`flow/run.sh`:
```
#!/bin/bash
# the make line also repeats each setting of config.mk as NAME=value (left out here)
make -C /OpenROAD-flow-scripts/flow DESIGN_CONFIG=/design/flow/config.mk WORK_HOME=/design/flow/orfs CLKGATE_MAP_FILE= finish
```
`flow/config.mk`:
```
export PLATFORM = sky130hd
export DESIGN_NAME = cfs_aligner
export DESIGN_NICKNAME = cfs_aligner
export VERILOG_FILES = /design/flow/design.v
export SDC_FILE = /design/flow/constraint.sdc
export NUM_CORES = 4
export LEC_CHECK = 0
export CAP_MARGIN = 20
export CORE_MARGIN = 2
export CORE_UTILIZATION = 72
export CTS_CLUSTER_SIZE = 40
export HOLD_SLACK_MARGIN = -0.05
export PLACE_DENSITY = 0.66
export SETUP_SLACK_MARGIN = 1.18
export SLEW_MARGIN = 20
```
`flow/constraint.sdc`:
```
create_clock -name core_clock -period 4.81 [get_ports {clk}]
set_input_delay 0.9620 -clock core_clock [delete_from_list [all_inputs] [get_ports {clk}]]
set_output_delay 0.9620 -clock core_clock [all_outputs]
set_load 0.01 [all_outputs]
```
`flow/design.v`:
```
  module cfs_synch#(
    parameter DATA_WIDTH = 32
  ) (
    input                       clk,
    input     [DATA_WIDTH-1:0]  i,
    output reg[DATA_WIDTH-1:0]  o
  );
    always@(posedge clk) begin
      o <= i;
    end
  endmodule
  module cfs_edge_detect #(parameter bit EDGE = 1, parameter bit RESET_VAL = !EDGE)(
    input clk,
    input reset_n,
    input data,
    output reg detected
  );
    reg dly1_data;
    always@(posedge clk or negedge reset_n) begin
      if(reset_n == 0) begin
        dly1_data <= RESET_VAL;
      end
      else begin
        dly1_data <= data;
      end
    end
    assign detected = ((data == EDGE) & (dly1_data == !EDGE));
  endmodule
  module cfs_synch_fifo #(
     parameter DATA_WIDTH = 32,
     parameter FIFO_DEPTH = 8,
     parameter CDC        = 1,
    localparam CNT_WIDTH = $clog2(FIFO_DEPTH)
  ) (
    input                       reset_n,
    input                       push_clk,
    input                       push_valid,
    input[DATA_WIDTH-1:0]       push_data,
    output wire                 push_ready,
    output wire                 push_full,
    output wire                 push_empty,
    output reg[CNT_WIDTH:0]     push_fifo_lvl,
    input                       pop_clk,
    output wire                 pop_valid,
    output wire[DATA_WIDTH-1:0] pop_data,
    input                       pop_ready,
    output wire                 pop_full,
    output wire                 pop_empty,
    output reg[CNT_WIDTH:0]     pop_fifo_lvl
  );
    reg[DATA_WIDTH-1:0] fifo[0:FIFO_DEPTH-1];
    wire[CNT_WIDTH-1:0] rd_ptr_push;
    reg[CNT_WIDTH-1:0]  rd_ptr_pop;
    reg[CNT_WIDTH-1:0] next_wr_ptr_push;
    reg[CNT_WIDTH-1:0] next_rd_ptr_pop;
    reg[CNT_WIDTH-1:0] wr_ptr_push;
    wire[CNT_WIDTH-1:0] wr_ptr_pop;
    reg[CNT_WIDTH:0] push_fifo_lvl_dly;
    reg[CNT_WIDTH:0] pop_fifo_lvl_dly;
    always_comb begin
      if(wr_ptr_push == FIFO_DEPTH - 1) begin
        next_wr_ptr_push = 0;
      end
      else begin
        next_wr_ptr_push = wr_ptr_push + 1;
      end
    end
    always@(posedge push_clk or negedge reset_n) begin
      if(reset_n == 0) begin
        push_fifo_lvl_dly  <= 0;
      end
      else begin
        push_fifo_lvl_dly <= push_fifo_lvl;
      end
    end
    always@(posedge pop_clk or negedge reset_n) begin
      if(reset_n == 0) begin
        pop_fifo_lvl_dly  <= 0;
      end
      else begin
        pop_fifo_lvl_dly <= pop_fifo_lvl;
      end
    end
    assign push_empty = (push_fifo_lvl == 0);
    assign push_full  = (push_fifo_lvl == FIFO_DEPTH);
    always@(posedge push_clk or negedge reset_n) begin
      if(reset_n == 0) begin
        wr_ptr_push <= 0;
      end
      else begin
        if(push_valid & push_ready) begin
          fifo[wr_ptr_push] <= push_data;
          wr_ptr_push       <= next_wr_ptr_push;
        end
      end
    end
    assign push_ready = push_valid & !push_full;
    always_comb begin
      if(rd_ptr_pop == FIFO_DEPTH - 1) begin
        next_rd_ptr_pop = 0;
      end
      else begin
        next_rd_ptr_pop = rd_ptr_pop + 1;
      end
    end
    assign pop_empty = (pop_fifo_lvl == 0);
    assign pop_full  = (pop_fifo_lvl == FIFO_DEPTH);
    always@(posedge pop_clk or negedge reset_n) begin
      if(reset_n == 0) begin
        rd_ptr_pop <= 0;
      end
      else begin
        if(pop_valid & pop_ready) begin
          rd_ptr_pop <= next_rd_ptr_pop;
        end
      end
    end
    always_comb begin
      if(wr_ptr_push == rd_ptr_push) begin
        if(push_fifo_lvl_dly >= FIFO_DEPTH - 1) begin
          push_fifo_lvl = FIFO_DEPTH;
        end
        else begin
          push_fifo_lvl = 0;
        end
      end
      else if(wr_ptr_push > rd_ptr_push) begin
        push_fifo_lvl = wr_ptr_push - rd_ptr_push;
      end
      else begin
        push_fifo_lvl = FIFO_DEPTH - (rd_ptr_push - wr_ptr_push);
      end
    end
    always_comb begin
      if(wr_ptr_pop == rd_ptr_pop) begin
        if(pop_fifo_lvl_dly >= FIFO_DEPTH - 1) begin
          pop_fifo_lvl = FIFO_DEPTH;
        end
        else begin
          pop_fifo_lvl = 0;
        end
      end
      else if(wr_ptr_pop > rd_ptr_pop) begin
        pop_fifo_lvl = wr_ptr_pop - rd_ptr_pop;
      end
      else begin
        pop_fifo_lvl = FIFO_DEPTH - (rd_ptr_pop - wr_ptr_pop);
      end
    end
    assign pop_valid = !pop_empty;
    assign pop_data  = fifo[rd_ptr_pop];
    if(CDC == 1) begin
      cfs_synch#(CNT_WIDTH) synch_wr_ptr_push2pop(
        .clk(pop_clk),
        .i(wr_ptr_push),
        .o(wr_ptr_pop)
      );
      cfs_synch#(CNT_WIDTH) synch_rd_ptr_pop2push(
        .clk(push_clk),
        .i(rd_ptr_pop),
        .o(rd_ptr_push)
      );
    end
    else begin
       assign wr_ptr_pop  = wr_ptr_push;
       assign rd_ptr_push = rd_ptr_pop;
    end
  endmodule
  module cfs_rx_ctrl #(
    parameter ALGN_DATA_WIDTH       = 32,
    parameter STATUS_CNT_DROP_WIDTH = 8,
    localparam int unsigned ALGN_OFFSET_WIDTH = ALGN_DATA_WIDTH <= 8 ? 1 : $clog2(ALGN_DATA_WIDTH/8),
    localparam int unsigned ALGN_SIZE_WIDTH   = $clog2(ALGN_DATA_WIDTH/8)+1,
    localparam int unsigned FIFO_DATA_WIDTH   = ALGN_DATA_WIDTH + ALGN_OFFSET_WIDTH + ALGN_SIZE_WIDTH
  )(
    input                                  preset_n,
    input                                  pclk,
    input                                  clr_cnt_dop,
    output wire[STATUS_CNT_DROP_WIDTH-1:0] status_cnt_drop,
    input                                  md_rx_clk,
    input                                  md_rx_valid,
    input[ALGN_DATA_WIDTH-1:0]             md_rx_data,
    input[ALGN_OFFSET_WIDTH-1:0]           md_rx_offset,
    input[ALGN_SIZE_WIDTH-1:0]             md_rx_size,
    output wire                            md_rx_ready,
    output reg                             md_rx_err,
    output wire                            push_valid,
    output wire[FIFO_DATA_WIDTH-1:0]       push_data,
    input                                  push_ready,
    input                                  rx_fifo_full
    );
    localparam int unsigned DATA_MSB = ALGN_DATA_WIDTH-1;
    localparam int unsigned DATA_LSB = 0;
    localparam int unsigned OFFSET_MSB = ALGN_DATA_WIDTH+ALGN_OFFSET_WIDTH-1;
    localparam int unsigned OFFSET_LSB = ALGN_DATA_WIDTH;
    localparam int unsigned SIZE_MSB = ALGN_DATA_WIDTH+ALGN_OFFSET_WIDTH+ALGN_SIZE_WIDTH-1;
    localparam int unsigned SIZE_LSB = ALGN_DATA_WIDTH+ALGN_OFFSET_WIDTH;
    reg[STATUS_CNT_DROP_WIDTH-1:0] md_rx_clk_status_cnt_drop;
    cfs_synch#(STATUS_CNT_DROP_WIDTH) synch_status_cnt_drop(
      .clk(pclk),
      .i  (clr_cnt_dop ? {STATUS_CNT_DROP_WIDTH{1'b0}} : md_rx_clk_status_cnt_drop),
      .o  (status_cnt_drop)
    );
    always@(posedge md_rx_clk or negedge preset_n) begin
      if(!preset_n) begin
        md_rx_clk_status_cnt_drop <= 0;
      end
      else if(clr_cnt_dop) begin
        md_rx_clk_status_cnt_drop <= 0;
      end
      else begin
        if(md_rx_valid & md_rx_ready & md_rx_err) begin
          if(md_rx_clk_status_cnt_drop < (('h1 << STATUS_CNT_DROP_WIDTH) - 1)) begin
            md_rx_clk_status_cnt_drop <= md_rx_clk_status_cnt_drop + 1;
          end
        end
      end
    end
    wire[ALGN_SIZE_WIDTH:0]   md_rx_numer;
    wire[ALGN_SIZE_WIDTH-1:0] md_rx_rem;
    assign md_rx_numer = (ALGN_DATA_WIDTH / 8) + md_rx_offset;
    assign md_rx_rem   = md_rx_numer % md_rx_size;
    always_comb begin
      if(md_rx_valid == 1) begin
        if(md_rx_size == 0) begin
          md_rx_err = 1;
        end
        else if(md_rx_rem != 0) begin
          md_rx_err = 1;
        end
        else begin
          md_rx_err = 0;
        end
      end
      else begin
        md_rx_err = 0;
      end
    end
    assign md_rx_ready = (push_valid & push_ready) | md_rx_err;
    assign push_valid = md_rx_valid & !md_rx_err;
    assign push_data[SIZE_MSB  :SIZE_LSB]   = md_rx_size;
    assign push_data[OFFSET_MSB:OFFSET_LSB] = md_rx_offset;
    assign push_data[DATA_MSB  :DATA_LSB]   = md_rx_data;
  endmodule
  module cfs_tx_ctrl #(
    parameter ALGN_DATA_WIDTH = 32,
    localparam int unsigned ALGN_OFFSET_WIDTH = ALGN_DATA_WIDTH <= 8 ? 1 : $clog2(ALGN_DATA_WIDTH/8),
    localparam int unsigned ALGN_SIZE_WIDTH   = $clog2(ALGN_DATA_WIDTH/8)+1,
    localparam int unsigned FIFO_DATA_WIDTH   = ALGN_DATA_WIDTH + ALGN_OFFSET_WIDTH + ALGN_SIZE_WIDTH
  )(
    input                              pop_valid,
    input[FIFO_DATA_WIDTH-1:0]         pop_data,
    output wire                        pop_ready,
    output wire                        md_tx_valid,
    output wire[ALGN_DATA_WIDTH-1:0]   md_tx_data,
    output wire[ALGN_OFFSET_WIDTH-1:0] md_tx_offset,
    output wire[ALGN_SIZE_WIDTH-1:0]   md_tx_size,
    input                              md_tx_ready
    );
    localparam int unsigned DATA_MSB = ALGN_DATA_WIDTH-1;
    localparam int unsigned DATA_LSB = 0;
    localparam int unsigned OFFSET_MSB = ALGN_DATA_WIDTH+ALGN_OFFSET_WIDTH-1;
    localparam int unsigned OFFSET_LSB = ALGN_DATA_WIDTH;
    localparam int unsigned SIZE_MSB = ALGN_DATA_WIDTH+ALGN_OFFSET_WIDTH+ALGN_SIZE_WIDTH-1;
    localparam int unsigned SIZE_LSB = ALGN_DATA_WIDTH+ALGN_OFFSET_WIDTH;
    assign pop_ready    = pop_valid & md_tx_ready;
    assign md_tx_valid  = pop_valid;
    assign md_tx_data   = pop_data[DATA_MSB:DATA_LSB];
    assign md_tx_offset = pop_data[OFFSET_MSB:OFFSET_LSB];
    assign md_tx_size   = pop_data[SIZE_MSB:SIZE_LSB];
  endmodule
  module cfs_ctrl #(
    parameter ALGN_DATA_WIDTH = 32,
    localparam int unsigned ALGN_OFFSET_WIDTH = ALGN_DATA_WIDTH <= 8 ? 1 : $clog2(ALGN_DATA_WIDTH/8),
    localparam int unsigned ALGN_SIZE_WIDTH   = $clog2(ALGN_DATA_WIDTH/8)+1,
    localparam int unsigned FIFO_WIDTH        = ALGN_DATA_WIDTH + ALGN_OFFSET_WIDTH + ALGN_SIZE_WIDTH
  )(
    input                        reset_n,
    input                        clk,
    input                        pop_valid,
    input[FIFO_WIDTH-1:0]        pop_data,
    output reg                   pop_ready,
    output reg                   push_valid,
    output reg[FIFO_WIDTH-1:0]   push_data,
    input                        push_ready,
    input[ALGN_OFFSET_WIDTH-1:0] ctrl_offset,
    input[ALGN_SIZE_WIDTH-1:0]   ctrl_size
    );
    localparam int unsigned DATA_MSB = ALGN_DATA_WIDTH-1;
    localparam int unsigned DATA_LSB = 0;
    localparam int unsigned OFFSET_MSB = ALGN_DATA_WIDTH+ALGN_OFFSET_WIDTH-1;
    localparam int unsigned OFFSET_LSB = ALGN_DATA_WIDTH;
    localparam int unsigned SIZE_MSB = ALGN_DATA_WIDTH+ALGN_OFFSET_WIDTH+ALGN_SIZE_WIDTH-1;
    localparam int unsigned SIZE_LSB = ALGN_DATA_WIDTH+ALGN_OFFSET_WIDTH;
    reg[ALGN_OFFSET_WIDTH-1:0] unaligned_offset;
    reg[ALGN_SIZE_WIDTH-1:0] unaligned_size;
    reg[ALGN_DATA_WIDTH-1:0] unaligned_data;
    reg[ALGN_SIZE_WIDTH-1:0] unaligned_bytes_processed;
    reg[ALGN_SIZE_WIDTH-1:0] aligned_bytes_processed;
    always@(posedge clk or negedge reset_n) begin
      if(reset_n == 0) begin
        pop_ready                 <= 1;
        push_valid                <= 0;
        push_data                 <= 0;
        unaligned_offset          <= 0;
        unaligned_size            <= 0;
        unaligned_data            <= 0;
        unaligned_bytes_processed <= 0;
        aligned_bytes_processed   <= 0;
      end
      else begin
        if((push_valid == 1) & (push_ready == 0)) begin
          if(unaligned_bytes_processed >= unaligned_size) begin
            if((pop_valid == 1) && (pop_ready == 1)) begin
              pop_ready                 <= 0;
              unaligned_offset          <= pop_data[OFFSET_MSB:OFFSET_LSB];
              unaligned_size            <= pop_data[SIZE_MSB:SIZE_LSB];
              unaligned_data            <= pop_data[DATA_MSB:DATA_LSB];
              unaligned_bytes_processed <= 0;
            end
            else if((pop_valid == 1) && (pop_ready == 0)) begin
              pop_ready <= 1;
            end
            else begin
              pop_ready <= 1;
            end
          end
          else begin
            pop_ready <= 0;
          end
        end
        else if((push_valid == 1) & (push_ready == 1)) begin
          if(unaligned_bytes_processed >= unaligned_size) begin
            if((pop_valid == 1) && (pop_ready == 1)) begin
              if(pop_data[SIZE_MSB:SIZE_LSB] >= ctrl_size) begin
                push_valid                       <= 1;
                push_data[DATA_MSB:DATA_LSB]     <= ((('h1 << (ctrl_size * 8)) - 1) & (pop_data[DATA_MSB:DATA_LSB] >> (pop_data[OFFSET_MSB:OFFSET_LSB] * 8))) << (8 * ctrl_offset);
                push_data[SIZE_MSB:SIZE_LSB]     <= ctrl_size;
                push_data[OFFSET_MSB:OFFSET_LSB] <= ctrl_offset;
                unaligned_offset                 <= pop_data[OFFSET_MSB:OFFSET_LSB];
                unaligned_size                   <= pop_data[SIZE_MSB:SIZE_LSB];
                unaligned_data                   <= pop_data[DATA_MSB:DATA_LSB];
                unaligned_bytes_processed        <= ctrl_size;
                aligned_bytes_processed          <= 0;
                if(pop_data[SIZE_MSB:SIZE_LSB] > ctrl_size) begin
                  pop_ready <= 0;
                end
                else begin
                  pop_ready <= 1;
                end
              end
              else begin
                push_valid              <= 0;
                push_data               <= ((('h1 << (pop_data[SIZE_MSB:SIZE_LSB] * 8)) - 1) & (pop_data[DATA_MSB:DATA_LSB] >> (pop_data[OFFSET_MSB:OFFSET_LSB] * 8))) << (8 * ctrl_offset);
                aligned_bytes_processed <= pop_data[SIZE_MSB:SIZE_LSB];
              end
            end
            else if((pop_valid == 1) && (pop_ready == 0)) begin
              pop_ready               <= 1;
              push_valid              <= 0;
              push_data               <= 0;
              aligned_bytes_processed <= 0;
            end
            else begin
              pop_ready               <= 1;
              push_valid              <= 0;
              push_data               <= 0;
              aligned_bytes_processed <= 0;
            end
          end
          else begin
            if((unaligned_size - unaligned_bytes_processed) >= ctrl_size) begin
              push_valid                       <= 1;
              push_data[DATA_MSB:DATA_LSB]     <= ((('h1 << (ctrl_size * 8)) - 1) & (unaligned_data >> ((unaligned_offset + unaligned_bytes_processed) * 8))) << (8 * ctrl_offset);
              push_data[SIZE_MSB:SIZE_LSB]     <= ctrl_size;
              push_data[OFFSET_MSB:OFFSET_LSB] <= ctrl_offset;
              unaligned_bytes_processed        <= unaligned_bytes_processed + ctrl_size;
              aligned_bytes_processed          <= 0;
              if(unaligned_bytes_processed + ctrl_size >= unaligned_size) begin
                pop_ready <= 1;
              end
            end
            else begin
              push_valid                <= 0;
              push_data                 <= ((('h1 << ((unaligned_size - unaligned_bytes_processed) * 8)) - 1) & (unaligned_data >> ((unaligned_offset + unaligned_bytes_processed) * 8))) << (8 * ctrl_offset);
              unaligned_bytes_processed <= unaligned_size;
              aligned_bytes_processed   <= unaligned_size - unaligned_bytes_processed;
              pop_ready <= 1;
            end
          end
        end
        else begin
          if(unaligned_bytes_processed >= unaligned_size) begin
            if((pop_valid == 1) && (pop_ready == 1)) begin
              if(pop_data[SIZE_MSB:SIZE_LSB] >= (ctrl_size - aligned_bytes_processed)) begin
                push_valid                       <= 1;
                push_data[DATA_MSB:DATA_LSB]     <= push_data[DATA_MSB:DATA_LSB] | (((('h1 << ((ctrl_size - aligned_bytes_processed) * 8)) - 1) & (pop_data[DATA_MSB:DATA_LSB] >> (pop_data[OFFSET_MSB:OFFSET_LSB] * 8))) << (8 * (ctrl_offset + aligned_bytes_processed)));
                push_data[SIZE_MSB:SIZE_LSB]     <= ctrl_size;
                push_data[OFFSET_MSB:OFFSET_LSB] <= ctrl_offset;
                unaligned_offset                 <= pop_data[OFFSET_MSB:OFFSET_LSB];
                unaligned_size                   <= pop_data[SIZE_MSB:SIZE_LSB];
                unaligned_data                   <= pop_data[DATA_MSB:DATA_LSB];
                unaligned_bytes_processed        <= ctrl_size - aligned_bytes_processed;
                if(pop_data[SIZE_MSB:SIZE_LSB] == (ctrl_size - aligned_bytes_processed)) begin
                  pop_ready <= 1;
                end
                else begin
                  pop_ready <= 0;
                end
              end
              else begin
                push_valid                <= 0;
                push_data                 <= push_data | (((('h1 << (pop_data[SIZE_MSB:SIZE_LSB] * 8)) - 1) & (pop_data[DATA_MSB:DATA_LSB] >> (pop_data[OFFSET_MSB:OFFSET_LSB] * 8))) << (8 * (ctrl_offset + aligned_bytes_processed)));
                aligned_bytes_processed   <= aligned_bytes_processed + pop_data[SIZE_MSB:SIZE_LSB];
                unaligned_offset          <= pop_data[OFFSET_MSB:OFFSET_LSB];
                unaligned_size            <= pop_data[SIZE_MSB:SIZE_LSB];
                unaligned_data            <= pop_data[DATA_MSB:DATA_LSB];
                unaligned_bytes_processed <= pop_data[SIZE_MSB:SIZE_LSB];
                pop_ready                 <= 1;
              end
            end
            else if((pop_valid == 1) && (pop_ready == 0)) begin
              pop_ready <= 1;
            end
            else begin
              pop_ready <= 1;
            end
          end
          else begin
            if(unaligned_size - unaligned_bytes_processed >= (ctrl_size - aligned_bytes_processed)) begin
              push_valid                       <= 1;
              push_data[DATA_MSB:DATA_LSB]     <= push_data[DATA_MSB:DATA_LSB] | (((('h1 << ((ctrl_size - aligned_bytes_processed) * 8)) - 1) & (unaligned_data >> ((unaligned_offset + unaligned_bytes_processed) * 8))) << (8 * (ctrl_offset + aligned_bytes_processed)));
              push_data[SIZE_MSB:SIZE_LSB]     <= ctrl_size;
              push_data[OFFSET_MSB:OFFSET_LSB] <= ctrl_offset;
              unaligned_bytes_processed        <= unaligned_bytes_processed + ctrl_size - aligned_bytes_processed;
              if(unaligned_bytes_processed + ctrl_size - aligned_bytes_processed >= unaligned_size) begin
                pop_ready <= 1;
              end
              else begin
                pop_ready <= 0;
              end
            end
            else begin
              push_valid                <= 0;
              push_data                 <= push_data | (((('h1 << ((unaligned_size - unaligned_bytes_processed) * 8)) - 1) & (unaligned_data >> ((unaligned_offset + unaligned_bytes_processed) * 8))) << (8 * (ctrl_offset + aligned_bytes_processed)));
              aligned_bytes_processed   <= aligned_bytes_processed + (unaligned_size - unaligned_bytes_processed) ;
              unaligned_bytes_processed <= unaligned_size;
              pop_ready <= 1;
            end
          end
        end
      end
    end
  endmodule
  module cfs_regs#(
    parameter APB_ADDR_WIDTH        = 16,
    parameter ALGN_DATA_WIDTH       = 32,
    parameter STATUS_CNT_DROP_WIDTH = 8,
    parameter STATUS_RX_LVL_WIDTH   = 4,
    parameter STATUS_TX_LVL_WIDTH   = 4,
    localparam int unsigned APB_DATA_WIDTH  = 32,
    localparam int unsigned ALGN_OFFSET_WIDTH = ALGN_DATA_WIDTH <= 8 ? 1 : $clog2(ALGN_DATA_WIDTH/8),
    localparam int unsigned ALGN_SIZE_WIDTH   = $clog2(ALGN_DATA_WIDTH/8)+1) (
    input wire                            pclk,
    input wire                            presetn,
    input wire[APB_ADDR_WIDTH-1:0]        paddr,
    input wire                            pwrite,
    input wire                            psel,
    input wire                            penable,
    input wire[APB_DATA_WIDTH-1:0]        pwdata,
    output reg                            pready,
    output reg[APB_DATA_WIDTH-1:0]        prdata,
    output reg                            pslverr,
    output reg[ALGN_OFFSET_WIDTH-1:0]     ctrl_offset,
    output reg[ALGN_SIZE_WIDTH-1:0]       ctrl_size,
    output reg                            ctrl_clr,
    input wire[STATUS_CNT_DROP_WIDTH-1:0] status_cnt_drop,
    input wire[STATUS_RX_LVL_WIDTH-1:0]   status_rx_lvl,
    input wire[STATUS_TX_LVL_WIDTH-1:0]   status_tx_lvl,
    input wire                            rx_fifo_empty,
    input wire                            rx_fifo_full,
    input wire                            tx_fifo_empty,
    input wire                            tx_fifo_full,
    input wire                            max_drop,
    output wire                           irq
  );
    localparam ADDR_CTRL    = 'h0000;
    localparam ADDR_STATUS  = 'h000c;
    localparam ADDR_IRQEN   = 'h00f0;
    localparam ADDR_IRQ     = 'h00f4;
    localparam LSB_CTRL_SIZE   = 0;
    localparam LSB_CTRL_OFFSET = 8;
    localparam LSB_CTRL_CLR    = 16;
    localparam LSB_STATUS_CNT_DROP = 0;
    localparam LSB_STATUS_RX_LVL   = 8;
    localparam LSB_STATUS_TX_LVL   = 16;
    localparam LSB_IRQEN_RX_FIFO_EMPTY = 0;
    localparam LSB_IRQEN_RX_FIFO_FULL  = 1;
    localparam LSB_IRQEN_TX_FIFO_EMPTY = 2;
    localparam LSB_IRQEN_TX_FIFO_FULL  = 3;
    localparam LSB_IRQEN_MAX_DROP      = 4;
    localparam LSB_IRQ_RX_FIFO_EMPTY = LSB_IRQEN_RX_FIFO_EMPTY;
    localparam LSB_IRQ_RX_FIFO_FULL  = LSB_IRQEN_RX_FIFO_FULL;
    localparam LSB_IRQ_TX_FIFO_EMPTY = LSB_IRQEN_TX_FIFO_EMPTY;
    localparam LSB_IRQ_TX_FIFO_FULL  = LSB_IRQEN_TX_FIFO_FULL;
    localparam LSB_IRQ_MAX_DROP      = LSB_IRQEN_MAX_DROP;
    wire[APB_ADDR_WIDTH-1:0] addr_aligned;
    assign addr_aligned = {paddr[APB_ADDR_WIDTH-1:2], 2'b00};
    reg wr_ctrl_is_illegal;
    wire[ALGN_SIZE_WIDTH-1:0] ctrl_size_wr_val;
    assign ctrl_size_wr_val = pwdata[LSB_CTRL_SIZE + ALGN_SIZE_WIDTH - 1 : LSB_CTRL_SIZE];
    wire[ALGN_OFFSET_WIDTH-1:0] ctrl_offset_wr_val;
    assign ctrl_offset_wr_val = pwdata[LSB_CTRL_OFFSET + ALGN_OFFSET_WIDTH - 1 : LSB_CTRL_OFFSET];
    reg[APB_DATA_WIDTH-1:0] ctrl_rd_val;
    wire[ALGN_SIZE_WIDTH:0]   ctrl_wr_numer;
    wire[ALGN_SIZE_WIDTH-1:0] ctrl_wr_rem;
    assign ctrl_wr_numer = (ALGN_DATA_WIDTH / 8) + ctrl_offset_wr_val;
    assign ctrl_wr_rem   = ctrl_wr_numer % ctrl_size_wr_val;
    reg irqen_rx_fifo_empty;
    reg irqen_rx_fifo_full;
    reg irqen_tx_fifo_empty;
    reg irqen_tx_fifo_full;
    reg irqen_max_drop;
    reg irq_rx_fifo_empty;
    reg irq_rx_fifo_full;
    reg irq_tx_fifo_empty;
    reg irq_tx_fifo_full;
    reg irq_max_drop;
    always_comb begin
      ctrl_rd_val = 0;
      ctrl_rd_val[LSB_CTRL_SIZE   + ALGN_SIZE_WIDTH   - 1 : LSB_CTRL_SIZE]   = ctrl_size;
      ctrl_rd_val[LSB_CTRL_OFFSET + ALGN_OFFSET_WIDTH - 1 : LSB_CTRL_OFFSET] = ctrl_offset;
    end
    reg[APB_DATA_WIDTH-1:0] status_rd_val;
    always_comb begin
      status_rd_val = 0;
      status_rd_val[LSB_STATUS_CNT_DROP+ STATUS_CNT_DROP_WIDTH-1:LSB_STATUS_CNT_DROP] = status_cnt_drop;
      status_rd_val[LSB_STATUS_RX_LVL  + STATUS_RX_LVL_WIDTH-1  :LSB_STATUS_RX_LVL]   = status_rx_lvl;
      status_rd_val[LSB_STATUS_TX_LVL  + STATUS_TX_LVL_WIDTH-1  :LSB_STATUS_TX_LVL]   = status_tx_lvl;
    end
    reg[APB_DATA_WIDTH-1:0] irqen_rd_val;
    always_comb begin
      irqen_rd_val = 0;
      irqen_rd_val[LSB_IRQEN_RX_FIFO_EMPTY] = irqen_rx_fifo_empty;
      irqen_rd_val[LSB_IRQEN_RX_FIFO_FULL]  = irqen_rx_fifo_full;
      irqen_rd_val[LSB_IRQEN_TX_FIFO_EMPTY] = irqen_tx_fifo_empty;
      irqen_rd_val[LSB_IRQEN_TX_FIFO_FULL]  = irqen_tx_fifo_full;
      irqen_rd_val[LSB_IRQEN_MAX_DROP]      = irqen_max_drop;
    end
    reg[APB_DATA_WIDTH-1:0] irq_rd_val;
    always_comb begin
      irq_rd_val = 0;
      irq_rd_val[LSB_IRQEN_RX_FIFO_EMPTY] = irq_rx_fifo_empty;
      irq_rd_val[LSB_IRQEN_RX_FIFO_FULL]  = irq_rx_fifo_full;
      irq_rd_val[LSB_IRQEN_TX_FIFO_EMPTY] = irq_tx_fifo_empty;
      irq_rd_val[LSB_IRQEN_TX_FIFO_FULL]  = irq_tx_fifo_full;
      irq_rd_val[LSB_IRQEN_MAX_DROP]      = irq_max_drop;
    end
    wire edge_rx_fifo_empty;
    wire edge_rx_fifo_full;
    wire edge_tx_fifo_empty;
    wire edge_tx_fifo_full;
    wire edge_max_drop;
    cfs_edge_detect #(.EDGE(1), .RESET_VAL(1)) edge_detect_rx_fifo_empty(.clk(pclk), .reset_n(presetn), .data(rx_fifo_empty), .detected(edge_rx_fifo_empty));
    cfs_edge_detect #(.EDGE(1), .RESET_VAL(0)) edge_detect_rx_fifo_full( .clk(pclk), .reset_n(presetn), .data(rx_fifo_full),  .detected(edge_rx_fifo_full));
    cfs_edge_detect #(.EDGE(1), .RESET_VAL(1)) edge_detect_tx_fifo_empty(.clk(pclk), .reset_n(presetn), .data(tx_fifo_empty), .detected(edge_tx_fifo_empty));
    cfs_edge_detect #(.EDGE(1), .RESET_VAL(0)) edge_detect_tx_fifo_full( .clk(pclk), .reset_n(presetn), .data(tx_fifo_full),  .detected(edge_tx_fifo_full));
    cfs_edge_detect #(.EDGE(1), .RESET_VAL(0)) edge_detect_max_drop(     .clk(pclk), .reset_n(presetn), .data(max_drop),      .detected(edge_max_drop));
    assign irq = 
      (edge_rx_fifo_empty & irqen_rx_fifo_empty) | 
      (edge_rx_fifo_full  & irqen_rx_fifo_full)  | 
      (edge_tx_fifo_empty & irqen_tx_fifo_empty) | 
      (edge_tx_fifo_full  & irqen_tx_fifo_full) | 
      (edge_max_drop      & irqen_max_drop);
    always@(posedge pclk or negedge presetn) begin
      if(presetn == 0) begin
        ctrl_offset <= 0;
        ctrl_size   <= 1;
        irqen_rx_fifo_empty <= 0;
        irqen_rx_fifo_full  <= 0;
        irqen_tx_fifo_empty <= 0;
        irqen_tx_fifo_full  <= 0;
        irqen_max_drop      <= 0;
        irq_rx_fifo_empty <= 0;
        irq_rx_fifo_full  <= 0;
        irq_tx_fifo_empty <= 0;
        irq_tx_fifo_full  <= 0;
        irq_max_drop      <= 0;
        wr_ctrl_is_illegal <= 0;
        ctrl_clr           <= 0;
        pready             <= 0;
        pslverr            <= 0;
        prdata             <= 0;
      end
      else begin
        ctrl_clr <= 0;
        if(psel == 1 && penable == 1) begin
          if(pready == 0) begin
            case(addr_aligned) 
              ADDR_CTRL : begin
                if(pwrite) begin
                  if(wr_ctrl_is_illegal == 0) begin
                    if(ctrl_size_wr_val == 0) begin
                      wr_ctrl_is_illegal <= 1;
                      pready             <= 0;
                      pslverr            <= 0;
                    end
                    else if(ctrl_wr_rem != 0) begin
                      wr_ctrl_is_illegal <= 1;
                      pready             <= 0;
                      pslverr            <= 0;
                    end
                    else if(ctrl_offset_wr_val + ctrl_size_wr_val > (ALGN_DATA_WIDTH / 8)) begin
                      wr_ctrl_is_illegal <= 1;
                      pready             <= 0;
                      pslverr            <= 0;
                    end
                    else begin
                      wr_ctrl_is_illegal <= 0;
                      pready             <= 1;
                      pslverr            <= 0;
                      ctrl_size          <= ctrl_size_wr_val;
                      ctrl_offset        <= ctrl_offset_wr_val;
                      ctrl_clr           <= pwdata[LSB_CTRL_CLR];
                    end
                  end
                  else begin
                    wr_ctrl_is_illegal <= 0;
                    pready             <= 1;
                    pslverr            <= 1;
                  end
                end
                else begin
                  prdata <= ctrl_rd_val;
                  pready <= 1;
                end
              end
              ADDR_STATUS : begin
                if(pwrite) begin
                  pready  <= 1;
                  pslverr <= 1;
                  prdata  <= 0;
                end
                else begin
                  pready  <= 1;
                  pslverr <= 0;
                  prdata  <= status_rd_val;
                end
              end
              ADDR_IRQEN : begin
                if(pwrite) begin
                  pready  <= 1;
                  pslverr <= 0;
                  irqen_rx_fifo_empty <= pwdata[LSB_IRQEN_RX_FIFO_EMPTY];
                  irqen_rx_fifo_full  <= pwdata[LSB_IRQEN_RX_FIFO_FULL];
                  irqen_tx_fifo_empty <= pwdata[LSB_IRQEN_TX_FIFO_EMPTY];
                  irqen_tx_fifo_full  <= pwdata[LSB_IRQEN_TX_FIFO_FULL];
                  irqen_max_drop      <= pwdata[LSB_IRQEN_MAX_DROP];
                end
                else begin
                  pready  <= 1;
                  pslverr <= 0;
                  prdata  <= irqen_rd_val;
                end
              end
              ADDR_IRQ : begin
                if(pwrite) begin
                  pready  <= 1;
                  pslverr <= 0;
                  irq_rx_fifo_empty <= irq_rx_fifo_empty & !pwdata[LSB_IRQEN_RX_FIFO_EMPTY];
                  irq_rx_fifo_full  <= irq_rx_fifo_full  & !pwdata[LSB_IRQEN_RX_FIFO_FULL];
                  irq_tx_fifo_empty <= irq_tx_fifo_empty & !pwdata[LSB_IRQEN_TX_FIFO_EMPTY];
                  irq_tx_fifo_full  <= irq_tx_fifo_full  & !pwdata[LSB_IRQEN_TX_FIFO_FULL];
                  irq_max_drop      <= irq_max_drop      & !pwdata[LSB_IRQEN_MAX_DROP];
                end
                else begin
                  pready  <= 1;
                  pslverr <= 0;
                  prdata  <= irq_rd_val;
                end
              end
              default : begin
                pready  <= 1;
                pslverr <= 1;
                prdata  <= 0;
              end
            endcase
          end
          else begin
            pready  <= 0;
            pslverr <= 0;
            prdata  <= 0;
          end
        end
        else begin
          pready  <= 0;
          pslverr <= 0;
          prdata  <= 0;
        end
        if(edge_rx_fifo_empty) begin
          irq_rx_fifo_empty <= 1;
        end
        if(edge_rx_fifo_full) begin
          irq_rx_fifo_full <= 1;
        end
        if(edge_tx_fifo_empty) begin
          irq_tx_fifo_empty <= 1;
        end
        if(edge_tx_fifo_full) begin
          irq_tx_fifo_full <= 1;
        end
        if(edge_max_drop) begin
          irq_max_drop <= 1;
        end
      end
    end
  endmodule
  module cfs_aligner_core#(
    parameter APB_ADDR_WIDTH  = 16,
    parameter ALGN_DATA_WIDTH = 32,
    parameter FIFO_DEPTH      = 8,
     parameter CDC_RX_TO_REG  = 1,
     parameter CDC_REG_TO_TX  = 1,
    localparam int unsigned STATUS_CNT_DROP_WIDTH = 8,
    localparam int unsigned APB_DATA_WIDTH  = 32,
    localparam int unsigned ALGN_OFFSET_WIDTH = ALGN_DATA_WIDTH <= 8 ? 1 : $clog2(ALGN_DATA_WIDTH/8),
    localparam int unsigned ALGN_SIZE_WIDTH   = $clog2(ALGN_DATA_WIDTH/8)+1
  ) (
    input wire pclk,
    input wire preset_n,
    input wire[APB_ADDR_WIDTH-1:0]    paddr,
    input wire                        pwrite,
    input wire                        psel,
    input wire                        penable,
    input wire[APB_DATA_WIDTH-1:0]    pwdata,
    output wire                       pready,
    output reg[APB_DATA_WIDTH-1:0]    prdata,
    output reg                        pslverr,
    input                             md_rx_clk,
    input                             md_rx_valid,
    input[ALGN_DATA_WIDTH-1:0]        md_rx_data,
    input[ALGN_OFFSET_WIDTH-1:0]      md_rx_offset,
    input[ALGN_SIZE_WIDTH-1:0]        md_rx_size,
    output reg                        md_rx_ready,
    output reg                        md_rx_err,
    input                             md_tx_clk,
    output reg                        md_tx_valid,
    output reg[ALGN_DATA_WIDTH-1:0]   md_tx_data,
    output reg[ALGN_OFFSET_WIDTH-1:0] md_tx_offset,
    output reg[ALGN_SIZE_WIDTH-1:0]   md_tx_size,
    input                             md_tx_ready,
    input                             md_tx_err,
    output wire                       irq
  );
    localparam int unsigned FIFO_WIDTH        = ALGN_DATA_WIDTH + ALGN_OFFSET_WIDTH + ALGN_SIZE_WIDTH;
    localparam int unsigned FIFO_LVL_WIDTH    = $clog2(FIFO_DEPTH) + 1;
    wire[STATUS_CNT_DROP_WIDTH-1:0] rx_ctrl_2_regs_status_cnt_drop;
    wire                            regs_2_rx_ctrl_ctrl_clr;
    wire                            rx_ctrl_2_rx_fifo_push_valid;
    wire[FIFO_WIDTH-1:0]            rx_ctrl_2_rx_fifo_push_data;
    wire                            rx_fifo_2_rx_ctrl_push_ready;
    wire                            rx_fifo_2_rx_ctrl_push_full;
    wire                            rx_fifo_2_regs_fifo_full;
    wire                            rx_fifo_2_regs_fifo_empty;
    wire[FIFO_LVL_WIDTH-1:0]        rx_fifo_2_regs_fifo_lvl;
    wire[FIFO_LVL_WIDTH-1:0]        tx_fifo_2_regs_fifo_lvl;
    wire                            tx_fifo_2_regs_fifo_empty;
    wire                            tx_fifo_2_regs_fifo_full;
    wire                            tx_fifo_2_tx_ctrl_pop_valid;
    wire[FIFO_WIDTH-1:0]            tx_fifo_2_tx_ctrl_pop_data;
    wire                            tx_fifo_2_tx_ctrl_pop_ready;
    wire                            rx_fifo_2_ctrl_pop_valid;
    wire[FIFO_WIDTH-1:0]            rx_fifo_2_ctrl_pop_data;
    wire                            rx_fifo_2_ctrl_pop_ready;
    wire                            ctrl_2_tx_fifo_push_valid;
    wire[FIFO_WIDTH-1:0]            ctrl_2_tx_fifo_push_data;
    wire                            ctrl_2_tx_fifo_push_ready;
    wire[ALGN_OFFSET_WIDTH-1:0]     regs_2_ctrl_ctrl_offset;
    wire[ALGN_SIZE_WIDTH-1:0]       regs_2_ctrl_ctrl_size;
    cfs_rx_ctrl #(
      .ALGN_DATA_WIDTH      (ALGN_DATA_WIDTH),
      .STATUS_CNT_DROP_WIDTH(STATUS_CNT_DROP_WIDTH)
    ) rx_ctrl (
      .preset_n       (preset_n),
      .pclk           (pclk),
      .status_cnt_drop(rx_ctrl_2_regs_status_cnt_drop),
      .clr_cnt_dop    (regs_2_rx_ctrl_ctrl_clr),
      .md_rx_clk      (md_rx_clk),
      .md_rx_valid    (md_rx_valid),
      .md_rx_data     (md_rx_data),
      .md_rx_offset   (md_rx_offset),
      .md_rx_size     (md_rx_size),
      .md_rx_ready    (md_rx_ready),
      .md_rx_err      (md_rx_err),
      .push_valid     (rx_ctrl_2_rx_fifo_push_valid),
      .push_data      (rx_ctrl_2_rx_fifo_push_data),
      .push_ready     (rx_fifo_2_rx_ctrl_push_ready),
      .rx_fifo_full   (rx_fifo_2_rx_ctrl_push_full)
    );
    cfs_synch_fifo #(
      .DATA_WIDTH(FIFO_WIDTH),
      .FIFO_DEPTH(FIFO_DEPTH),
      .CDC(       CDC_RX_TO_REG)) rx_fifo (
      .reset_n      (preset_n),
      .push_clk     (md_rx_clk),
      .push_valid   (rx_ctrl_2_rx_fifo_push_valid),
      .push_data    (rx_ctrl_2_rx_fifo_push_data),
      .push_ready   (rx_fifo_2_rx_ctrl_push_ready),
      .push_full    (rx_fifo_2_rx_ctrl_push_full),
      .push_empty   (),
      .push_fifo_lvl(),
      .pop_clk      (pclk),
      .pop_valid    (rx_fifo_2_ctrl_pop_valid),
      .pop_data     (rx_fifo_2_ctrl_pop_data),
      .pop_ready    (rx_fifo_2_ctrl_pop_ready),
      .pop_full     (rx_fifo_2_regs_fifo_full),
      .pop_empty    (rx_fifo_2_regs_fifo_empty),
      .pop_fifo_lvl (rx_fifo_2_regs_fifo_lvl)
    );
    cfs_synch_fifo #(
      .DATA_WIDTH(FIFO_WIDTH),
      .FIFO_DEPTH(FIFO_DEPTH),
      .CDC(       CDC_REG_TO_TX)) tx_fifo (
      .reset_n   (preset_n),
      .push_clk  (pclk),
      .push_valid(ctrl_2_tx_fifo_push_valid),
      .push_data (ctrl_2_tx_fifo_push_data),
      .push_ready(ctrl_2_tx_fifo_push_ready),
      .push_full (tx_fifo_2_regs_fifo_full),
      .push_empty(tx_fifo_2_regs_fifo_empty),
      .push_fifo_lvl(tx_fifo_2_regs_fifo_lvl),
      .pop_clk   (md_tx_clk),
      .pop_valid (tx_fifo_2_tx_ctrl_pop_valid),
      .pop_data  (tx_fifo_2_tx_ctrl_pop_data),
      .pop_ready (tx_fifo_2_tx_ctrl_pop_ready),
      .pop_full  (),
      .pop_empty (),
      .pop_fifo_lvl ()
    );
    cfs_tx_ctrl #(
      .ALGN_DATA_WIDTH(ALGN_DATA_WIDTH)
    ) tx_ctrl (
      .pop_valid   (tx_fifo_2_tx_ctrl_pop_valid),
      .pop_data    (tx_fifo_2_tx_ctrl_pop_data),
      .pop_ready   (tx_fifo_2_tx_ctrl_pop_ready),
      .md_tx_valid (md_tx_valid),
      .md_tx_data  (md_tx_data),
      .md_tx_offset(md_tx_offset),
      .md_tx_size  (md_tx_size),
      .md_tx_ready (md_tx_ready)
    );
    cfs_ctrl #(
      .ALGN_DATA_WIDTH(ALGN_DATA_WIDTH)
    ) ctrl(
      .reset_n    (preset_n),
      .clk        (pclk),
      .pop_valid  (rx_fifo_2_ctrl_pop_valid),
      .pop_data   (rx_fifo_2_ctrl_pop_data),
      .pop_ready  (rx_fifo_2_ctrl_pop_ready),
      .push_valid (ctrl_2_tx_fifo_push_valid),
      .push_data  (ctrl_2_tx_fifo_push_data),
      .push_ready (ctrl_2_tx_fifo_push_ready),
      .ctrl_offset(regs_2_ctrl_ctrl_offset),
      .ctrl_size  (regs_2_ctrl_ctrl_size)
      );
    cfs_regs#(
      .APB_ADDR_WIDTH       (APB_ADDR_WIDTH),
      .STATUS_CNT_DROP_WIDTH(STATUS_CNT_DROP_WIDTH),
      .ALGN_DATA_WIDTH      (ALGN_DATA_WIDTH)) regs (
      .pclk           (pclk),
      .presetn        (preset_n),
      .paddr          (paddr),
      .pwrite         (pwrite),
      .psel           (psel),
      .penable        (penable),
      .pwdata         (pwdata),
      .pready         (pready),
      .prdata         (prdata),
      .pslverr        (pslverr),
      .ctrl_offset    (regs_2_ctrl_ctrl_offset),
      .ctrl_size      (regs_2_ctrl_ctrl_size),
      .ctrl_clr       (regs_2_rx_ctrl_ctrl_clr),
      .status_cnt_drop(rx_ctrl_2_regs_status_cnt_drop),
      .status_rx_lvl  (rx_fifo_2_regs_fifo_lvl),
      .status_tx_lvl  (tx_fifo_2_regs_fifo_lvl),
      .rx_fifo_empty  (rx_fifo_2_regs_fifo_empty),
      .rx_fifo_full   (rx_fifo_2_regs_fifo_full),
      .tx_fifo_empty  (tx_fifo_2_regs_fifo_empty),
      .tx_fifo_full   (tx_fifo_2_regs_fifo_full),
      .max_drop       (rx_ctrl_2_regs_status_cnt_drop == (('h1 << STATUS_CNT_DROP_WIDTH) - 1)),
      .irq            (irq)
    );
  endmodule
  module cfs_aligner#(
    parameter ALGN_DATA_WIDTH = 32,
    parameter FIFO_DEPTH      = 8,
    localparam int unsigned APB_ADDR_WIDTH    = 16,
    localparam int unsigned APB_DATA_WIDTH    = 32,
    localparam int unsigned ALGN_OFFSET_WIDTH = ALGN_DATA_WIDTH <= 8 ? 1 : $clog2(ALGN_DATA_WIDTH/8),
    localparam int unsigned ALGN_SIZE_WIDTH   = $clog2(ALGN_DATA_WIDTH/8)+1
  ) (
    input wire clk,
    input wire reset_n,
    input wire[APB_ADDR_WIDTH-1:0]    paddr,
    input wire                        pwrite,
    input wire                        psel,
    input wire                        penable,
    input wire[APB_DATA_WIDTH-1:0]    pwdata,
    output wire                       pready,
    output reg[APB_DATA_WIDTH-1:0]    prdata,
    output reg                        pslverr,
    input                             md_rx_valid,
    input[ALGN_DATA_WIDTH-1:0]        md_rx_data,
    input[ALGN_OFFSET_WIDTH-1:0]      md_rx_offset,
    input[ALGN_SIZE_WIDTH-1:0]        md_rx_size,
    output reg                        md_rx_ready,
    output reg                        md_rx_err,
    output reg                        md_tx_valid,
    output reg[ALGN_DATA_WIDTH-1:0]   md_tx_data,
    output reg[ALGN_OFFSET_WIDTH-1:0] md_tx_offset,
    output reg[ALGN_SIZE_WIDTH-1:0]   md_tx_size,
    input                             md_tx_ready,
    input                             md_tx_err,
    output reg                        irq
  );
    localparam int unsigned STATUS_CNT_DROP_WIDTH = 8;
    cfs_aligner_core#(
      .APB_ADDR_WIDTH( APB_ADDR_WIDTH),
      .ALGN_DATA_WIDTH(ALGN_DATA_WIDTH),
      .FIFO_DEPTH(     FIFO_DEPTH),
      .CDC_RX_TO_REG(  0),
      .CDC_REG_TO_TX(  0)) core (
      .pclk        (clk),
      .preset_n    (reset_n),
      .paddr       (paddr),
      .pwrite      (pwrite),
      .psel        (psel),
      .penable     (penable),
      .pwdata      (pwdata),
      .pready      (pready),
      .prdata      (prdata),
      .pslverr     (pslverr),
      .md_rx_clk   (clk),
      .md_rx_valid (md_rx_valid),
      .md_rx_data  (md_rx_data),
      .md_rx_offset(md_rx_offset),
      .md_rx_size  (md_rx_size),
      .md_rx_ready (md_rx_ready),
      .md_rx_err   (md_rx_err),
      .md_tx_clk   (clk),
      .md_tx_valid (md_tx_valid),
      .md_tx_data  (md_tx_data),
      .md_tx_offset(md_tx_offset),
      .md_tx_size  (md_tx_size),
      .md_tx_ready (md_tx_ready),
      .md_tx_err   (md_tx_err),
      .irq         (irq)
    );
  endmodule
```
==> summary.txt, run 1 <==
Run status -> complete, but fails checks
Failed Checks -> setup timing
Remaining DRCs -> 0
Netlist cell types -> 104
Synth Warn # -> 10
Synth mux share -> 0.0600
Routed len/inst -> 35.3 µm
Sequential element share of the synthesized area -> 0.613
Compound-cell area share of the yosys netlist -> 0.160
H-tree levels -> 3
Vias in the first global route -> 29400
CP max stage delay -> 0.39 ns
Largest net degree at the start of global routing -> 103
Setup TNS -> -6.36 ns
Initial drt markers -> 6542
Fill cells -> 1691
Syn Area/Cell -> 12.7 µm²
GRT Overall Usage -> 0.482
Leading area contributor after synthesis -> edfxtp_1
Root buffer cell -> clkbuf_16
Fp util -> 0.728
Largest logic family -> AND-OR/OR-AND gates
Vias per inst -> 8.07
Sequential standard cell area -> 21800 µm²
Crit-path max FO -> 4
Min-Delay Path Class -> in -> async
Buffers and inverters on the worst path -> 3
Final Max Tran Viols -> 0
Final Setup Violations -> 114
# Cells Yosys -> 2805
Synthesis area per yosys -> 35500 µm²
Core Box Area -> 48700 µm²
Detail Route Antenna Nets -> 0
XOR/XNOR Fraction of Synth Area -> 0.00543
Later-pin clock latency in the skew report -> 0.68 ns
Die height -> 226 µm
Worst reg2reg endpoint -> core.ctrl.push_data[33]$_DFFE_PN0P_
RSZ-0062 raised after global routing -> yes
Worst Setup SP -> md_rx_size[1]
Site row count -> 81
Top cell type's share of synthesized area -> 0.501
Top cells by count -> 592 x edfxtp_1, 262 x nand2_1, 161 x nor2_1
Final std cells w/o fill -> 3892
Worst Setup End Kind -> output port
Setup ws final -> -0.460 ns
Fa+ha+maj area frac -> 0.0361
Cycle use final -> 1.10
Post-synthesis async set-or-reset flop share -> 0.202
GR Overflow Total -> 0
Top cell type by instance count after synthesis -> edfxtp_1
Gate Area -> 14300 µm²
Netlist Area Pre-Place -> 35500 µm²
Worst clock skew -> 0.0595 ns
Placed inst area -> 39000 µm²
Clock Path Buffers -> 3
Nets -> 3352
WP data required -> 3.85 ns
Clock-pin slew on the worst setup and hold paths -> 0.07 ns
Flip-flops with a built-in enable -> 592
Post-Syn Instances -> 2805
Die X -> 226 µm
Flops & latches, synth -> 752
Most used cell, CP -> ha_4
Synth top area cells -> edfxtp_1 50%, dfrtp_1 10%, mux2_2 4.4%
Max Clk Rate -> 190 MHz
Port bufs -> 124
Area grow syn2layout -> 23.7%
First-pass GRT wire length -> 181000 µm
Kind of critical path -> in -> out
IO Pins -> 168
Tool warnings -> 83
Slew Limit Headroom -> 0.0733
Worst r2r src -> core.rx_fifo.rd_ptr_pop[0]$_DFFE_PN0P_
CP startpoint kind -> input pin
Crit path depth -> 16
CP Data Arrival Time -> 4.31 ns
TritonRoute pass-1 iters -> 13
CTS Sinks -> 752
Final hold vios -> 0
Critical Path Sink -> md_rx_ready
CP top delay family -> AND-OR/OR-AND gates
Worst r2r path cells -> 16
Ys flop type -> edfxtp_1
Via count -> 31400
Design Area, Final -> 43900 µm²
Hold_buf cts -> 0
Tmin final -> 5.27 ns
CTS Buf Count -> 74
Simple share -> 0.0942
Crit path cell chain -> buf_12, nor2_4, nand2_4, ha_4, o21a_1, o21ai_2, nor2b_4, mux2_4, ha_4, a21boi_4, a311o_1, buf_4, o41ai_4, a21oi_2, nand2b_4, buf_6
Worst-margin pin slew -> 1.38 ns
Slowest CP cell -> o41ai_4
DRT Wirelength -> 137000 µm
Routability congestion estimate -> 1.05
Post-detail-place hpwl -> 70700 µm
Initial antenna violation count -> 4
Chip area -> 51100 µm²
CTS tree -> yes
Max cap viols -> 0
Placed Cells incl. Taps -> 3637
R2R setup slack -> -0.24 ns
what timing repair did:
| item | CTS | global route |
|---|---|---|
| pin swaps | 45 | 105 |
| buffers inserted | 37 | 71 |
| setup endpoints to repair | 734 | 737 |
| gates resized | 98 | 306 |
| cloned | 5 | 3 |
metrics by stage:
step / util / hold WS [ns] / setup WS [ns]
floorplan: - / 0.441 / 0.383
global placement: 0.800 / 0.447 / -0.727
detailed placement: 0.800 / 0.470 / -0.788
CTS: 0.865 / 0.364 / 0.00794
global route: 0.900 / 0.361 / -0.578
finish: 0.901 / 0.339 / -0.460
routing by layer:
layer / part of all wire / global-route usage / routed length [µm] / vias up
met2: 0.44 / 0.769 / 60700 / 3880
li1: - / - / - / 11700
met5: 0.000095 / 0 / 13 / -
met4: 0.11 / 0.301 / 14600 / 2
met1: 0.30 / 0.591 / 40800 / 14500
met3: 0.15 / 0.125 / 21300 / 1371
area by class of cell:
type,count,area share
multi-input cells,1815,0.327
inverters,78,0.00693
well taps,664,0.0189
diodes,3,0.000171
repair buffers,444,0.0981
flip-flops and latches,752,0.496
clock buffers,90,0.0452
clock inverters,46,0.00824
==> inputs of run 2 (changes only) <==
CORE_UTILIZATION = 63   (was 72)
CTS_CLUSTER_DIAMETER = 348   (was default)
CTS_CLUSTER_SIZE = default   (was 40)
HOLD_SLACK_MARGIN = default   (was -0.05)
PLACE_DENSITY = default   (was 0.66)
SETUP_SLACK_MARGIN = default   (was 1.18)
clock period = 7.08 ns   (was 4.81 ns; I/O delays follow)
==> summary.txt, run 2 <==
Setup ws final -> 0.376 ns (was -0.460 ns)
# Cells Yosys -> 2805 (unchanged)
Synthesis area per yosys -> 35500 µm² (unchanged)
Met3 Wirelength -> 8310 µm (was 21300 µm)
Later-pin clock latency in the skew report -> 0.65 ns (was 0.68 ns)
Tool warnings -> 77 (was 83)
Final Max Tran Viols -> 0 (unchanged)
CP startpoint kind -> input pin (unchanged)
CTS Buf Count -> 76 (was 74)
Top cell type by instance count after synthesis -> edfxtp_1 (unchanged)
Post-Syn Instances -> 2805 (unchanged)
DRT Wirelength -> 98500 µm (was 137000 µm)
Detail Route Antenna Nets -> 0 (unchanged)
GR Overflow Total -> 0 (unchanged)
Sequential element share of the synthesized area -> 0.613 (unchanged)
Fp util -> 0.640 (was 0.728)
Chip area -> 58200 µm² (was 51100 µm²)
Routed len/inst -> 26.5 µm (was 35.3 µm)
CP max stage delay -> 0.51 ns (was 0.39 ns)
GRT Overall Usage -> 0.341 (was 0.482)
Max cap viols -> 0 (unchanged)
Initial antenna violation count -> 1 (was 4)
Synth Warn # -> 10 (unchanged)
Buffers and inverters on the worst path -> 2 (was 3)
Largest net degree at the start of global routing -> 70 (was 103)
Area grow syn2layout -> 13.1% (was 23.7%)
RSZ-0062 raised after global routing -> no (was yes)
Hold endpoint -> core.regs.pready$_DFF_PN0_
Worst Hold Path Cells -> 1
Slowest CP cell -> clkdlybuf4s50_1 (was o41ai_4)
CTS tree -> yes (unchanged)
Setup TNS -> 0 ns (was -6.36 ns)
Slew Limit Headroom -> 0.246 (was 0.0733)
CP top delay family -> AND-OR/OR-AND gates (unchanged)
Flops & latches, synth -> 752 (unchanged)
Initial drt markers -> 2821 (was 6542)
Root buffer cell -> clkbuf_16 (unchanged)
Max Clk Rate -> 149 MHz
Worst r2r path cells -> 22 (was 16)
Ys flop type -> edfxtp_1 (unchanged)
Clock Path Buffers -> 3 (unchanged)
XOR/XNOR Fraction of Synth Area -> 0.00543 (unchanged)
Core Box Area -> 55400 µm² (was 48700 µm²)
Netlist Area Pre-Place -> 35500 µm² (unchanged)
Critical Path Sink -> md_rx_ready (unchanged)
Flip-flops with a built-in enable -> 592 (unchanged)
Cycle use final -> 0.947 (was 1.10)
First-pass GRT wire length -> 150000 µm (was 181000 µm)
Tmin final -> 6.70 ns
Worst Setup End Kind -> output port (unchanged)
IO Pins -> 168 (unchanged)
R2R setup slack -> 0.89 ns (was -0.24 ns)
Site row count -> 86 (was 81)
Synth mux share -> 0.0600 (unchanged)
Min-Delay Path Class -> reg -> reg (was in -> async)
Vias in the first global route -> 25300 (was 29400)
Worst-margin pin slew -> 1.13 ns (was 1.38 ns)
Post-detail-place hpwl -> 63600 µm (was 70700 µm)
Run status -> no timing/DRC/antenna violations (was complete, but fails checks)
Worst Setup SP -> md_rx_size[1] (unchanged)
Routability congestion estimate -> 0.995 (was 1.05)
Top cells by count -> 592 x edfxtp_1, 262 x nand2_1, 161 x nor2_1 (unchanged)
Fill cells -> 3697 (was 1691)
Fin Hold WS -> 0.475 ns (was 0.339 ns)
Via count -> 25300 (was 31400)
Kind of critical path -> in -> out (unchanged)
Synth top area cells -> edfxtp_1 50%, dfrtp_1 10%, mux2_2 4.4% (unchanged)
DP Worst Slack -> 0.163 ns (was -0.788 ns)
Fa+ha+maj area frac -> 0.0361 (unchanged)
Syn Area/Cell -> 12.7 µm² (unchanged)
Post-synthesis async set-or-reset flop share -> 0.202 (unchanged)
Worst r2r src -> core.rx_fifo.rd_ptr_pop[0]$_DFFE_PN0P_ (unchanged)
Die height -> 241 µm (was 226 µm)
Port bufs -> 124 (unchanged)
Final Setup Violations -> 0 (was 114)
CP Data Arrival Time -> 5.29 ns (was 4.31 ns)
Clock-pin slew on the worst setup and hold paths -> 0.06 ns (was 0.07 ns)
Netlist cell types -> 104 (unchanged)
Worst reg2reg endpoint -> core.ctrl.push_data[12]$_DFFE_PN0P_ (was core.ctrl.push_data[33]$_DFFE_PN0P_)
H-tree levels -> 3 (unchanged)
CTS Sinks -> 752 (unchanged)
Crit-path max FO -> 4 (unchanged)
WP data required -> 5.66 ns (was 3.85 ns)
Crit path cell chain -> clkdlybuf4s50_1, nor2_1, nand2_1, ha_1, o21a_1, o21ai_1, nor2b_2, mux2_2, ha_1, a21boi_0, a311o_1, o41ai_2, a21oi_1, nand2b_1, clkdlybuf4s50_1 (was buf_12, nor2_4, nand2_4, ha_4, o21a_1, o21ai_2, nor2b_4, mux2_4, ha_4, a21boi_4, a311o_1, buf_4, o41ai_4, a21oi_2, nand2b_4, buf_6)
Die X -> 241 µm (was 226 µm)
Min-delay src -> core.regs.pready$_DFF_PN0_
WL met1 -> 38900 µm (was 40800 µm)
Leading area contributor after synthesis -> edfxtp_1 (unchanged)
Simple share -> 0.0942 (unchanged)
Final hold vios -> 0 (unchanged)
Design Area, Final -> 40100 µm² (was 43900 µm²)
Top sig layer -> met5 (unchanged)
Crit path depth -> 15 (was 16)
Nets -> 3097 (was 3352)
Compound-cell area share of the yosys netlist -> 0.160 (unchanged)
Remaining DRCs -> 0 (unchanged)
Routed met2 length -> 48100 µm (was 60700 µm)
Placed inst area -> 37600 µm² (was 39000 µm²)
Ant diodes -> 0 (was 3)
Top cell type's share of synthesized area -> 0.501 (unchanged)
Largest logic family -> AND-OR/OR-AND gates (unchanged)
TritonRoute pass-1 iters -> 12 (was 13)
Vias per inst -> 6.80 (was 8.07)
Worst clock skew -> 0.0305 ns (was 0.0595 ns)
[run 2: layout make-up]
cell class,instances,area [µm²],share of cell area
inverters,78,293,0.00729
clock inverters,26,369,0.00920
clock buffers,111,2160,0.0537
repair buffers,189,1830,0.0456
well taps,748,936,0.0233
flip-flops and latches,752,21700,0.542
multi-input cells,1813,12800,0.319
[run 2: repair_timing]
action / CTS / global route
hold buffers: 0 / 0
endpoints found under the setup margin: 0 / 2
setup buffers: 0 / 0
resized: 0 / 3
[run 2: stage by stage]
step	cells	utilization
2_1_floorplan	2822	-
3_3_place_gp	3580	0.679
3_5_place_dp	3580	0.679
4_1_cts	3717	0.724
5_1_grt	3717	0.724
6_report	3717	0.724
[run 2: routing by layer]
| metal | vias up | global-route usage |
|---|---|---|
| li1 | 11100 | - |
| met1 | 12500 | 0.462 |
| met2 | 1356 | 0.563 |
| met3 | 242 | 0.0493 |
| met4 | 2 | 0.133 |
| met5 | - | 0 |
==> inputs of run 3 (changes only) <==
ABC_AREA = 0   (was default)
CAP_MARGIN = 10   (was 20)
CELL_PAD_IN_SITES_DETAIL_PLACEMENT = 0   (was default)
CORE_UTILIZATION = 61   (was 63)
CTS_CLUSTER_DIAMETER = default   (was 348)
CTS_CLUSTER_SIZE = 41   (was default)
GPL_ROUTABILITY_DRIVEN = 1   (was default)
GPL_TIMING_DRIVEN = 1   (was default)
PLACE_DENSITY_LB_ADDON = 0.1   (was default)
SLEW_MARGIN = 35   (was 20)
clock period = 4.84 ns   (was 7.08 ns; I/O delays follow)
==> summary.txt, run 3 <==
Run status -> complete, but fails checks (was no timing/DRC/antenna violations)
Failed Checks -> setup timing
Area grow syn2layout -> 19.6% (was 13.1%)
Core Box Area -> 57600 µm² (was 55400 µm²)
Post-synthesis async set-or-reset flop share -> 0.202 (unchanged)
CP top delay family -> AND-OR/OR-AND gates (unchanged)
# Cells Yosys -> 2805 (unchanged)
Setup TNS -> -0.0529 ns (was 0 ns)
Synth mux share -> 0.0600 (unchanged)
CTS Buf Count -> 76 (unchanged)
Vias in the first global route -> 26100 (was 25300)
Remaining DRCs -> 0 (unchanged)
DRT Wirelength -> 104000 µm (was 98500 µm)
Port bufs -> 124 (unchanged)
Fill cells -> 3719 (was 3697)
Initial drt markers -> 3035 (was 2821)
Simple share -> 0.0942 (unchanged)
Worst clock skew -> 0.0390 ns (was 0.0305 ns)
Setup ws final -> -0.0367 ns (was 0.376 ns)
Netlist cell types -> 104 (unchanged)
Top cell type by instance count after synthesis -> edfxtp_1 (unchanged)
Worst r2r path cells -> 13 (was 22)
Critical Path Sink -> md_rx_ready (unchanged)
Crit path cell chain -> buf_8, nor2_4, nand2_2, ha_4, o21a_1, o21ai_2, nor2b_4, mux2_4, ha_4, a21boi_4, a311o_1, o41ai_4, a21oi_2, nand2b_1, buf_2 (was clkdlybuf4s50_1, nor2_1, nand2_1, ha_1, o21a_1, o21ai_1, nor2b_2, mux2_2, ha_1, a21boi_0, a311o_1, o41ai_2, a21oi_1, nand2b_1, clkdlybuf4s50_1)
CP Data Arrival Time -> 3.91 ns (was 5.29 ns)
Synthesis area per yosys -> 35500 µm² (unchanged)
Slowest CP cell -> a311o_1 (was clkdlybuf4s50_1)
Fa+ha+maj area frac -> 0.0361 (unchanged)
Via count -> 26100 (was 25300)
Compound-cell area share of the yosys netlist -> 0.160 (unchanged)
Worst Setup SP -> md_rx_size[1] (unchanged)
Routability congestion estimate -> 0.976 (was 0.995)
Post-Syn Instances -> 2805 (unchanged)
TritonRoute pass-1 iters -> 6 (was 12)
Placed inst area -> 39300 µm² (was 37600 µm²)
Final Max Tran Viols -> 0 (unchanged)
WP data required -> 3.87 ns (was 5.66 ns)
Root buffer cell -> clkbuf_16 (unchanged)
R2R setup slack -> 0.12 ns (was 0.89 ns)
Top cell type's share of synthesized area -> 0.501 (unchanged)
H-tree levels -> 3 (unchanged)
Die height -> 245 µm (was 241 µm)
Post-detail-place hpwl -> 69700 µm (was 63600 µm)
Worst reg2reg endpoint -> core.ctrl.push_data[26]$_DFFE_PN0P_ (was core.ctrl.push_data[12]$_DFFE_PN0P_)
Synth Warn # -> 10 (unchanged)
Tool warnings -> 77 (unchanged)
Fin Hold WS -> 0.292 ns (was 0.475 ns)
Ant diodes -> 0 (unchanged)
Top cells by count -> 592 x edfxtp_1, 262 x nand2_1, 161 x nor2_1 (unchanged)
Final hold vios -> 0 (unchanged)
Fp util -> 0.616 (was 0.640)
CTS Sinks -> 752 (unchanged)
Clock Path Buffers -> 3 (unchanged)
Kind of critical path -> in -> out (unchanged)
Crit-path max FO -> 3 (was 4)
Tmin final -> 4.88 ns
Final Setup Violations -> 2 (was 0)
XOR/XNOR Fraction of Synth Area -> 0.00543 (unchanged)
Min-Delay Path Class -> in -> async (was reg -> reg)
Die X -> 245 µm (was 241 µm)
Syn Area/Cell -> 12.7 µm² (unchanged)
Vias per inst -> 6.58 (was 6.80)
Later-pin clock latency in the skew report -> 0.63 ns (was 0.65 ns)
Synth top area cells -> edfxtp_1 50%, dfrtp_1 10%, mux2_2 4.4% (unchanged)
Sequential element share of the synthesized area -> 0.613 (unchanged)
Design Area, Final -> 42400 µm² (was 40100 µm²)
Detail Route Antenna Nets -> 0 (unchanged)
Buffers and inverters on the worst path -> 2 (unchanged)
Crit path depth -> 15 (unchanged)
CP max stage delay -> 0.38 ns (was 0.51 ns)
Cycle use final -> 1.01 (was 0.947)
CP startpoint kind -> input pin (unchanged)
Max Clk Rate -> 205 MHz
Largest net degree at the start of global routing -> 63 (was 70)
Initial antenna violation count -> 0 (was 1)
Worst-margin pin slew -> 0.889 ns (was 1.13 ns)
IO Pins -> 168 (unchanged)
Ys flop type -> edfxtp_1 (unchanged)
Site row count -> 88 (was 86)
GRT Overall Usage -> 0.346 (was 0.341)
Chip area -> 60100 µm² (was 58200 µm²)
Netlist Area Pre-Place -> 35500 µm² (unchanged)
Flip-flops with a built-in enable -> 592 (unchanged)
First-pass GRT wire length -> 158000 µm (was 150000 µm)
Flops & latches, synth -> 752 (unchanged)
Leading area contributor after synthesis -> edfxtp_1 (unchanged)
GR Overflow Total -> 0 (unchanged)
Routed len/inst -> 26.2 µm (was 26.5 µm)
RSZ-0062 raised after global routing -> yes (was no)
Largest logic family -> AND-OR/OR-AND gates (unchanged)
CTS tree -> yes (unchanged)
Max cap viols -> 0 (unchanged)
Nets -> 3326 (was 3097)
Hold_buf cts -> 0 (unchanged)
Worst r2r src -> core.rx_fifo.rd_ptr_pop[2]$_DFFE_PN0P_ (was core.rx_fifo.rd_ptr_pop[0]$_DFFE_PN0P_)
Clock-pin slew on the worst setup and hold paths -> 0.06 ns (about the same)
Worst Setup End Kind -> output port (unchanged)
Slew Limit Headroom -> 0.403 (was 0.246)
Most used cell, CP -> ha_4
run 3: cell type report:
| type | count | area [µm²] | area share |
|---|---|---|---|
| sequential | 752 | 21700 | 0.512 |
| timing repair buffer | 418 | 3680 | 0.0867 |
| multi-input combinational | 1813 | 13300 | 0.313 |
| tap | 765 | 957 | 0.0225 |
| clock inverter | 44 | 490 | 0.0116 |
| clock buffer | 95 | 1980 | 0.0467 |
| inverter | 78 | 294 | 0.00693 |
run 3: layer usage:
metal | GRT usage | part of all wire
met1 | 0.470 | 0.40
met2 | 0.579 | 0.50
met3 | 0.0473 | 0.076
met4 | 0.112 | 0.030
met5 | 0 | 0
run 3: what timing repair did:
action	4_1_cts	5_1_grt
cloned	0	0
buffers inserted	6	14
setup endpoints to repair	315	37
pin swaps	16	19
gates resized	61	60
endpoints found under the hold margin	0	0
run 3: per-stage QoR:
step	std cells	util	setup slack, ns
after global placement	3804	0.683	-0.927
after detailed placement	3805	0.683	-1.13
after floorplan	2822	-	-0.181
after CTS	3950	0.730	0.000170
after global routing	3965	0.737	-0.104
final	3965	0.737	-0.0367
